==> inputs of job 8569 <==
Design microP, start of the top module:
module microP(
    input clk,
    input reset,
    output [7:0] imem_addr,
    input [16:0] imem_data,
    output [7:0] dmem_addr,
    output [7:0] dmem_wdata,
    output dmem_we,
    input [7:0] dmem_rdata,
    input [7:0] data_in,
    output out_we,
    output [7:0] data_out_col,
    output [7:0] data_out_addr
    );
Settings: LEC_CHECK=0, ABC_AREA=1, CAP_MARGIN=20, CELL_PAD_IN_SITES_DETAIL_PLACEMENT=2, CORE_MARGIN=9, CORE_UTILIZATION=40, CTS_CLUSTER_DIAMETER=23, CTS_CLUSTER_SIZE=70, MAX_ROUTING_LAYER=met4, PLACE_DENSITY=0.6, SETUP_SLACK_MARGIN=0.35, SLEW_MARGIN=10, TNS_END_PERCENT=45; clock period 3.18 ns.
run.sh (not shown) runs the stock make flow with config.mk's settings and CLKGATE_MAP_FILE=.
==> job 1429 (differences from job 8569) <==
Settings changed: ABC_AREA 1 to default, CELL_PAD_IN_SITES_DETAIL_PLACEMENT 2 to default, CORE_MARGIN 9 to 2, CTS_CLUSTER_DIAMETER 23 to default, CTS_CLUSTER_SIZE 70 to default, MAX_ROUTING_LAYER met4 to default, SETUP_SLACK_MARGIN 0.35 to 0.88, SLEW_MARGIN 10 to 20, TNS_END_PERCENT 45 to default.
==> flow/constraint.sdc (replaced) <==
create_clock -name core_clock -period 4.5 [get_ports {clk}]
set_input_delay 0.9000 -clock core_clock [delete_from_list [all_inputs] [get_ports {clk}]]
set_output_delay 0.9000 -clock core_clock [all_outputs]
set_load 0.01 [all_outputs]
==> job 7110 (differences from job 8569) <==
Settings changed: ABC_AREA 1 to default, CELL_PAD_IN_SITES_DETAIL_PLACEMENT 2 to default, CORE_MARGIN 9 to 2, CORE_UTILIZATION 40 to 68, CTS_CLUSTER_DIAMETER 23 to 78, CTS_CLUSTER_SIZE 70 to 36, MAX_ROUTING_LAYER met4 to default, PLACE_DENSITY 0.6 to default, SETUP_SLACK_MARGIN 0.35 to default, SLEW_MARGIN 10 to 20, TNS_END_PERCENT 45 to default.
==> flow/constraint.sdc (replaced) <==
create_clock -name core_clock -period 3.63 [get_ports {clk}]
set_input_delay 0.7260 -clock core_clock [delete_from_list [all_inputs] [get_ports {clk}]]
set_output_delay 0.7260 -clock core_clock [all_outputs]
set_load 0.01 [all_outputs]
==> results <==
- Against job 1429, the die area of job 7110 is lower by about 40%.
- In job 1429 the synthesized area is lower than in job 8569, by 1.6%.
- Job 1429 finished with timing, DRC and antenna clean. Job 7110 stopped in global routing (5_1_grt) on GRT-0232. Job 8569 died in clock tree synthesis (4_1_cts), error DPL-0033.
- Of job 8569 and job 1429, job 8569 has the higher synthesized cell count (gap 38%, measured against job 1429).

---

==> inputs of job 9107 <==
microP again, from the RTL that the note above started with.
clock: 3.18 ns
lec_check: 0
cap_margin: 20
cell_pad_in_sites_detail_placement: 2
core_margin: 9
core_utilization: 40
cts_cluster_diameter: 23
cts_cluster_size: 70
max_routing_layer: met4
place_density: 0.6
slew_margin: 10
==> job 1584 (differences from job 9107) <==
CELL_PAD_IN_SITES_DETAIL_PLACEMENT = not set   (was 2)
CORE_MARGIN = 2   (was 9)
CORE_UTILIZATION = 22   (was 40)
CTS_CLUSTER_DIAMETER = not set   (was 23)
CTS_CLUSTER_SIZE = not set   (was 70)
MAX_ROUTING_LAYER = not set   (was met4)
SLEW_MARGIN = 20   (was 10)
==> flow/constraint.sdc (replaced) <==
create_clock -name core_clock -period 4.5 [get_ports {clk}]
set_input_delay 0.9000 -clock core_clock [delete_from_list [all_inputs] [get_ports {clk}]]
set_output_delay 0.9000 -clock core_clock [all_outputs]
set_load 0.01 [all_outputs]
==> job 485 (differences from job 9107) <==
CELL_PAD_IN_SITES_DETAIL_PLACEMENT = not set   (was 2)
CORE_MARGIN = 2   (was 9)
CORE_UTILIZATION = 68   (was 40)
CTS_CLUSTER_DIAMETER = 224   (was 23)
CTS_CLUSTER_SIZE = 37   (was 70)
MAX_ROUTING_LAYER = not set   (was met4)
PLACE_DENSITY = not set   (was 0.6)
SETUP_SLACK_MARGIN = -0.26   (was not set)
SLEW_MARGIN = 20   (was 10)
==> flow/constraint.sdc (replaced) <==
create_clock -name core_clock -period 3.51 [get_ports {clk}]
set_input_delay 0.7020 -clock core_clock [delete_from_list [all_inputs] [get_ports {clk}]]
set_output_delay 0.7020 -clock core_clock [all_outputs]
set_load 0.01 [all_outputs]
==> results <==
Job 9107 did not get past 4_1_cts. Job 1584 finished with timing, DRC and antenna clean. Job 485 ended with an error in 5_1_grt (GRT-0232).
Synthesized cell count is the same in job 9107 and job 485.
In synthesized area, job 1584 and job 9107 do not differ.
Of job 9107 and job 485, job 9107 has the higher die size (gap about 100%, measured against job 485).

---

==> run E <==
microP again, from the RTL that the note above started with.
Settings: LEC_CHECK=0, ABC_AREA=0, CAP_MARGIN=25, CELL_PAD_IN_SITES_DETAIL_PLACEMENT=0, CELL_PAD_IN_SITES_GLOBAL_PLACEMENT=1, CORE_MARGIN=10, CORE_UTILIZATION=38, CTS_CLUSTER_DIAMETER=350, GPL_ROUTABILITY_DRIVEN=0, HOLD_SLACK_MARGIN=0.05, MAX_ROUTING_LAYER=met5, MIN_ROUTING_LAYER=met2, SLEW_MARGIN=15, TNS_END_PERCENT=80; clock period 5.82 ns.
==> inputs of run Z, as changes to run E <==
==> flow/config.mk (replaced) <==
export PLATFORM = sky130hd
export DESIGN_NAME = microP
export DESIGN_NICKNAME = microP
export VERILOG_FILES = /design/flow/design.v
export SDC_FILE = /design/flow/constraint.sdc
export NUM_CORES = 4
export LEC_CHECK = 0
export CAP_MARGIN = 20
export CORE_MARGIN = 2
export CORE_UTILIZATION = 65
export CTS_CLUSTER_SIZE = 32
export PLACE_DENSITY = 0.6
export SLEW_MARGIN = 20
==> flow/constraint.sdc (replaced) <==
create_clock -name core_clock -period 3.35 [get_ports {clk}]
set_input_delay 0.6700 -clock core_clock [delete_from_list [all_inputs] [get_ports {clk}]]
set_output_delay 0.6700 -clock core_clock [all_outputs]
set_load 0.01 [all_outputs]
==> inputs of run C, as changes to run E <==
==> flow/config.mk (replaced) <==
export PLATFORM = sky130hd
export DESIGN_NAME = microP
export DESIGN_NICKNAME = microP
export VERILOG_FILES = /design/flow/design.v
export SDC_FILE = /design/flow/constraint.sdc
export NUM_CORES = 4
export LEC_CHECK = 0
export ABC_AREA = 0
export CAP_MARGIN = 25
export CELL_PAD_IN_SITES_GLOBAL_PLACEMENT = 1
export CORE_MARGIN = 7
export CORE_UTILIZATION = 31
export MAX_ROUTING_LAYER = met4
export MIN_ROUTING_LAYER = met2
export PLACE_DENSITY = 0.59
export SETUP_SLACK_MARGIN = 1.15
export SLEW_MARGIN = 15
export TNS_END_PERCENT = 80
==> flow/constraint.sdc (replaced) <==
create_clock -name core_clock -period 5.23 [get_ports {clk}]
set_input_delay 1.0460 -clock core_clock [delete_from_list [all_inputs] [get_ports {clk}]]
set_output_delay 1.0460 -clock core_clock [all_outputs]
set_load 0.01 [all_outputs]
==> inputs of run D, as changes to run E <==
==> flow/config.mk (replaced) <==
export PLATFORM = sky130hd
export DESIGN_NAME = microP
export DESIGN_NICKNAME = microP
export VERILOG_FILES = /design/flow/design.v
export SDC_FILE = /design/flow/constraint.sdc
export NUM_CORES = 4
export LEC_CHECK = 0
export CAP_MARGIN = 20
export CORE_MARGIN = 2
export CORE_UTILIZATION = 70
export CTS_CLUSTER_DIAMETER = 77
export CTS_CLUSTER_SIZE = 32
export SLEW_MARGIN = 20
==> flow/constraint.sdc (replaced) <==
create_clock -name core_clock -period 3.63 [get_ports {clk}]
set_input_delay 0.7260 -clock core_clock [delete_from_list [all_inputs] [get_ports {clk}]]
set_output_delay 0.7260 -clock core_clock [all_outputs]
set_load 0.01 [all_outputs]
==> notes <==
Against run E, the critical path depth of run C is higher by 2.
Via count: run C is larger than run E (2.9%).
In run C the clock skew is higher than in run E, by 4.3 ps.
Clock-buffer cell count is the same in run E and run C.
Against run E, the utilization of run C is lower by 5.8 points.
In run E the routed wire length is lower than in run C, by 3.6%.
In synthesized area, run E and run C do not differ.
Die size: run C > run E > run Z > run D.
Run E completed without violations. Run D died in 5_1_grt on GRT-0232. Run Z never finished: it broke off in 5_1_grt, error GRT-0232. Run C completed without violations.

---

==> inputs of branch fjord <==
microP again, from the RTL that the note above started with.
## microP
module microP(
    input clk,
    input reset,
    output [7:0] imem_addr,
    input [16:0] imem_data,
    output [7:0] dmem_addr,
    output [7:0] dmem_wdata,
    output dmem_we,
    input [7:0] dmem_rdata,
    input [7:0] data_in,
    output out_we,
    output [7:0] data_out_col,
    output [7:0] data_out_addr
    );
clock: 5.23 ns
lec_check: 0
abc_area: 0
cap_margin: 25
cell_pad_in_sites_global_placement: 0
core_margin: 7
core_utilization: 60
cts_cluster_diameter: 346
cts_cluster_size: 88
max_routing_layer: met4
min_routing_layer: met1
place_density: 0.39
slew_margin: 15
tns_end_percent: 20
==> branch violet: changes against branch fjord <==
- ABC_AREA: 0 -> not set
- CAP_MARGIN: 25 -> 20
- CELL_PAD_IN_SITES_GLOBAL_PLACEMENT: 0 -> not set
- CORE_MARGIN: 7 -> 2
- CORE_UTILIZATION: 60 -> 40
- CTS_CLUSTER_DIAMETER: 346 -> not set
- CTS_CLUSTER_SIZE: 88 -> not set
- MAX_ROUTING_LAYER: met4 -> not set
- MIN_ROUTING_LAYER: met1 -> not set
- PLACE_DENSITY: 0.39 -> 0.6
- SLEW_MARGIN: 15 -> 20
- TNS_END_PERCENT: 20 -> not set
==> flow/constraint.sdc (replaced) <==
create_clock -name core_clock -period 4.5 [get_ports {clk}]
set_input_delay 0.9000 -clock core_clock [delete_from_list [all_inputs] [get_ports {clk}]]
set_output_delay 0.9000 -clock core_clock [all_outputs]
set_load 0.01 [all_outputs]
==> flow_results.org <==
* Flow results

** Status
- The flow ran to the end and the layout has no timing, DRC or antenna violations.

** STA
- Hold WS :: ~0.44 ns
- Worst rel slew slack :: 0.452
- Final worst slack :: ~0.37 ns
- The final timing report lists clock skew as ~0.043 ns.

** Power
- Cell leakage power :: around 4.7 nW
- IR Drop Worst-Case VDD :: 216 uV
- Clock network fraction of design power :: 0.388

** Floorplan
- The design received a total of approximately 320 well taps at floorplan.

** Finish
- Per the final report, the share of cell area in non-clock buffers is 0.0996.
- Fraction of area in multi-input gates :: 0.403

** Routing
- WL/cell :: 20.0 microns

** Place
- The HPWL after detailed placement is around 20 mm.
The numbers above come from branch violet.

==> flow_results.org <==
* Flow results

** Power
- Sequential-cell power consumption :: about 1.6 mW
- Looking at the VDD voltage map, the peak drop is 298 uV.

** STA
- Final worst slack :: 0.717 ns
- For the final database, setup skew stands at 0.0476 ns.
- The worst-case max-slew headroom was logged as 0.356.

** Routing
- Per the detail_route report, routed wire per instance is 23.9 microns.

** Finish
- Non-clk buf share :: 0.0878
- Multi-input logic gates represent a cell area share of 0.415.

** Status
- The run finished with no timing, DRC or antenna violations.

** Floorplan
- The flow inserted ~220 tap cells.

** Worst hold path
- Checking hold timing, the worst path is listed with class reg -> reg.
The numbers above come from branch fjord.


---

==> pepper: inputs <==
Starting RTL as in the previous note.
make LEC_CHECK=0 ABC_AREA=0 CAP_MARGIN=25 CELL_PAD_IN_SITES_GLOBAL_PLACEMENT=0 CORE_MARGIN=2 CORE_UTILIZATION=69 CTS_CLUSTER_SIZE=33 MAX_ROUTING_LAYER=met4 MIN_ROUTING_LAYER=met1 PLACE_DENSITY=0.59 SLEW_MARGIN=15 TNS_END_PERCENT=80 finish   # period 3.71 ns
==> inputs of ember, as changes to pepper <==
--- a/flow/config.mk
+++ b/flow/config.mk
@@ -8,10 +8,11 @@
 export ABC_AREA = 0
-export CAP_MARGIN = 25
+export CAP_MARGIN = 20
 export CELL_PAD_IN_SITES_GLOBAL_PLACEMENT = 0
 export CORE_MARGIN = 2
-export CORE_UTILIZATION = 69
-export CTS_CLUSTER_SIZE = 33
+export CORE_UTILIZATION = 72
+export HOLD_SLACK_MARGIN = 0.29
 export MAX_ROUTING_LAYER = met4
 export MIN_ROUTING_LAYER = met1
-export PLACE_DENSITY = 0.59
+export PLACE_DENSITY_LB_ADDON = 0.0
+export SETUP_SLACK_MARGIN = 0.46
 export SLEW_MARGIN = 15
==> flow/constraint.sdc (replaced) <==
create_clock -name core_clock -period 1.78 [get_ports {clk}]
set_input_delay 0.3560 -clock core_clock [delete_from_list [all_inputs] [get_ports {clk}]]
set_output_delay 0.3560 -clock core_clock [all_outputs]
set_load 0.01 [all_outputs]
==> flow_summary.yaml <==
# generated from flow reports
die:
  dieArea_sq_mm: 0.0143
  fp.coreArea_sq_mm: 0.0131
  die_width_um: 120
  rows: 42
  initial_core_util_pct: 73.1
outcome:
  failing_step: "clock tree synthesis"
  status: "aborted with a tool error"
  tool.error: "[ERROR DPL-0038] Utilization greater than 100%, impossible to legalize"
placed_design:
  dp_hpwl_um: 26800
  placed_cell_area_sq_mm: 0.0122
  place_congestion: 1.11
  pre_cts_slack_ns: -1.83
  dpl.cell_count: 1324
  portBuffers: 76
synth:
  ys_area_sq_mm: 0.00961
  ys_types: 85
(the above is from ember)
==> flow_summary.yaml <==
# generated from flow reports
outcome:
  failing_step: "global routing"
  tool.error: "[ERROR GRT-0232] Routing congestion too high. Check the congestion heatmap in the GUI."
  status: "aborted with a tool error"
die:
  rows: 43
placed_design:
  place_congestion: 0.994
  pre_cts_slack_ns: -0.126
  dp_hpwl_um: 23300
synth:
  ys_area_sq_mm: 0.00961
  ys_types: 85
(the above is from pepper)

---

==> build 23: inputs <==
microP again, from the RTL that the note above started with.
==> flow/design.v (excerpt) <==
module microP(
    input clk,
    input reset,
    output [7:0] imem_addr,
    input [16:0] imem_data,
    output [7:0] dmem_addr,
    output [7:0] dmem_wdata,
    output dmem_we,
    input [7:0] dmem_rdata,
    input [7:0] data_in,
    output out_we,
    output [7:0] data_out_col,
    output [7:0] data_out_addr
    );
==> flow/config.mk <==
export PLATFORM = sky130hd
export DESIGN_NAME = microP
export DESIGN_NICKNAME = microP
export VERILOG_FILES = /design/flow/design.v
export SDC_FILE = /design/flow/constraint.sdc
export NUM_CORES = 4
export LEC_CHECK = 0
export ABC_AREA = 1
export CAP_MARGIN = 20
export CELL_PAD_IN_SITES_DETAIL_PLACEMENT = 1
export CELL_PAD_IN_SITES_GLOBAL_PLACEMENT = 3
export CORE_ASPECT_RATIO = 1.05
export CORE_MARGIN = 9
export CORE_UTILIZATION = 38
export CTS_CLUSTER_DIAMETER = 237
export CTS_CLUSTER_SIZE = 12
export GPL_ROUTABILITY_DRIVEN = 0
export GPL_TIMING_DRIVEN = 1
export MIN_ROUTING_LAYER = met1
export SETUP_SLACK_MARGIN = 1.17
export SLEW_MARGIN = 25
==> flow/constraint.sdc <==
create_clock -name core_clock -period 6.34 [get_ports {clk}]
set_input_delay 1.2680 -clock core_clock [delete_from_list [all_inputs] [get_ports {clk}]]
set_output_delay 1.2680 -clock core_clock [all_outputs]
set_load 0.01 [all_outputs]
==> build 27 (differences from build 23) <==
==> flow/config.mk (replaced) <==
export PLATFORM = sky130hd
export DESIGN_NAME = microP
export DESIGN_NICKNAME = microP
export VERILOG_FILES = /design/flow/design.v
export SDC_FILE = /design/flow/constraint.sdc
export NUM_CORES = 4
export LEC_CHECK = 0
export ABC_AREA = 1
export CAP_MARGIN = 20
export CORE_MARGIN = 2
export CORE_UTILIZATION = 58
export PLACE_DENSITY = 0.6
export SLEW_MARGIN = 20
==> flow/constraint.sdc (replaced) <==
create_clock -name core_clock -period 2.83 [get_ports {clk}]
set_input_delay 0.5660 -clock core_clock [delete_from_list [all_inputs] [get_ports {clk}]]
set_output_delay 0.5660 -clock core_clock [all_outputs]
set_load 0.01 [all_outputs]
==> results <==
Of build 27 and build 23, build 23 has the higher die area (gap about 44%, measured against build 23). Sequential cell count is the same in build 23 and build 27. Of build 23 and build 27, build 27 has the higher sequential power (gap about 50%, measured against build 27). Build 27 completed and failed the layout checks on negative setup slack. Build 23 finished with timing, DRC and antenna clean. Of build 27 and build 23, build 27 has the higher cell count (gap about 2.2%, measured against build 23). In build 23 the hold slack is better than in build 27, by 0.0051 ns. Clock power: build 23 is lower than build 27 (about 50%). Against build 27, the combinational power of build 23 is smaller by about 70%. Final area: build 27 is larger than build 23 (12%).
==> figures <==
                                                                          build 27                 build 23
Violation count after the first detailed-route iteration                      1082                      515
Number of global-route vias before repair                                     9471                     9376
Standby leakage power                                                      6.15 nW                  5.30 nW
Number of iterations in the first detailed-routing pass                          9                        5
DP Wirelength                                                              23.1 mm                  24.8 mm
Detailed-route wire length                                                 34.1 mm                  34.5 mm
Global-route track usage on met2                                             62.9%                    36.3%
Count of buffer and inverter cells on the critical path                          4                        1
Unrepaired setup endpoints after global routing                               true                    false
Layout inverter count without the clock tree                                   170                      168
Metal2 WL                                                                  16.6 mm                  16.4 mm
CP required                                                                3.16 ns                  3.40 ns
Postcts setup bufs                                                               5                        0
End point of the critical path                                            FS_e[10]     REGFILE.memblk[5][1]
Register area                                                           4350 sq um               4340 sq um
Outcome                                                   finished with violations  complete, no violations
Layout check failures                                         negative setup slack                        -
Final setup vio count                                                          106                        0
Power is estimated from default activity; no workload was simulated.
